Design saw2sin, start of the top module:
module saw2sin
( input  var        i_clk
, input  var [15:0] i_saw
, output var [15:0] o_sin
);
For scale: roughly 6,800 cells after synthesis, ~16 flip-flops, ~44,000 um2 of cells after synthesis.
Settings: LEC_CHECK=0, ABC_AREA=1, CAP_MARGIN=20, CORE_ASPECT_RATIO=1.33, CORE_MARGIN=2, CORE_UTILIZATION=72, CTS_CLUSTER_DIAMETER=312, CTS_CLUSTER_SIZE=92, PLACE_DENSITY=0.35, SETUP_SLACK_MARGIN=3.88, SLEW_MARGIN=20, TNS_END_PERCENT=5; clock period 19.9 ns.
run.sh (not shown) runs the stock make flow with config.mk's settings and CLKGATE_MAP_FILE=.
The baseline failed in detailed placement (3_5_place_dp).
==> next run, changes <==
ABC_AREA = unset   (was 1)
CORE_ASPECT_RATIO = unset   (was 1.33)
CORE_UTILIZATION = 65   (was 72)
CTS_CLUSTER_DIAMETER = unset   (was 312)
CTS_CLUSTER_SIZE = unset   (was 92)
PLACE_DENSITY = unset   (was 0.35)
SETUP_SLACK_MARGIN = unset   (was 3.88)
TNS_END_PERCENT = unset   (was 5)
clock period = 52.8 ns   (was 19.9 ns; I/O delays follow)
What happened: The new run ended with an error in detailed placement (3_5_place_dp); die size rose by 9.9%; synthesized area fell by 0.65%; synthesized cell count fell by 11%.

========
Setup of run A:
saw2sin again, from the RTL that the note above started with.
Design saw2sin, start of the top module:
module saw2sin
( input  var        i_clk
, input  var [15:0] i_saw
, output var [15:0] o_sin
);
clock: 19.9 ns
lec_check: 0
abc_area: 1
cap_margin: 20
core_aspect_ratio: 1.33
core_margin: 2
core_utilization: 72
cts_cluster_diameter: 312
cts_cluster_size: 92
setup_slack_margin: 3.88
slew_margin: 20
tns_end_percent: 5
What ended run A was a tool error in detailed placement (3_5_place_dp); the run never finished.
Relative to run A, the following input files were edited for run B:
- clearing CORE_ASPECT_RATIO, which used to be 1.33
- clearing CTS_CLUSTER_SIZE, which used to be 92
- clearing SETUP_SLACK_MARGIN, which used to be 3.88
- clearing CTS_CLUSTER_DIAMETER, which used to be 312
- swapping 72 for 40 in CORE_UTILIZATION
- clearing ABC_AREA, which used to be 1
- clearing TNS_END_PERCENT, which used to be 5
- swapping 19.9 for 67.6 in the clock period (ns, I/O delays scaled along)
==> comparison <==
Run B completed every stage of the flow, and the final layout passed the timing, design-rule and antenna checks.
Looking only at final weighted congestion of routability-driven global placement, and setting everything else aside, the lower value of run B and run A goes to run B.
Between run B and run A, synthesized cell area is lower for run B, run A comes in above that.
Looking at multiplexer share of the synthesized area, run B sits above run A.
Of run B and run A, it is run B that has the higher area share of xor/xnor cells in the synthesized design.
Fraction of the mapped netlist area in compound gates in run B vs run A: up 10 points
In run B, the synthesized cell count came out 728 below the value in run A.
Changes in run C relative to run B:
- ABC_AREA newly set to 1
- CORE_ASPECT_RATIO newly set to 1.34
- MIN_ROUTING_LAYER newly set to met2
- the clock period (ns, I/O delays scaled along) changed from 67.6 to 63.8
### Flow results
Of run C and run B, only run C fails to finish with a clean layout. Standard cell with the maximum stage delay on the critical path = xor2_1: run C; standard cell with the maximum stage delay on the critical path = or4_1: run B. Summary of the comparison: critical path buffer and inverter count is higher in run C, relative to run B. Compared run B against run C; share of cell area taken by flip-flops and latches within noise. Pin count of the biggest net entering global routing, run C and run B: larger value in run B.
Relative to run C, the following input files were edited for run D:
- CORE_ASPECT_RATIO removed (was 1.34)
- ABC_AREA removed (was 1)
- CORE_UTILIZATION changed from 40 to 9
- MIN_ROUTING_LAYER removed (was met2)
- the clock period (ns, I/O delays scaled along) changed from 63.8 to 78.7
## What came out
The flow did not stop early for run D: all stages ran, and the layout cleared the timing, design-rule and antenna checks. Re non-clock buffer count: run D is 80 down on run C. On vias after detailed routing, run C loses to run D. Compared with run C, in run D number of cells traversed by the worst hold path went down 1, critical path depth saw a decrease.
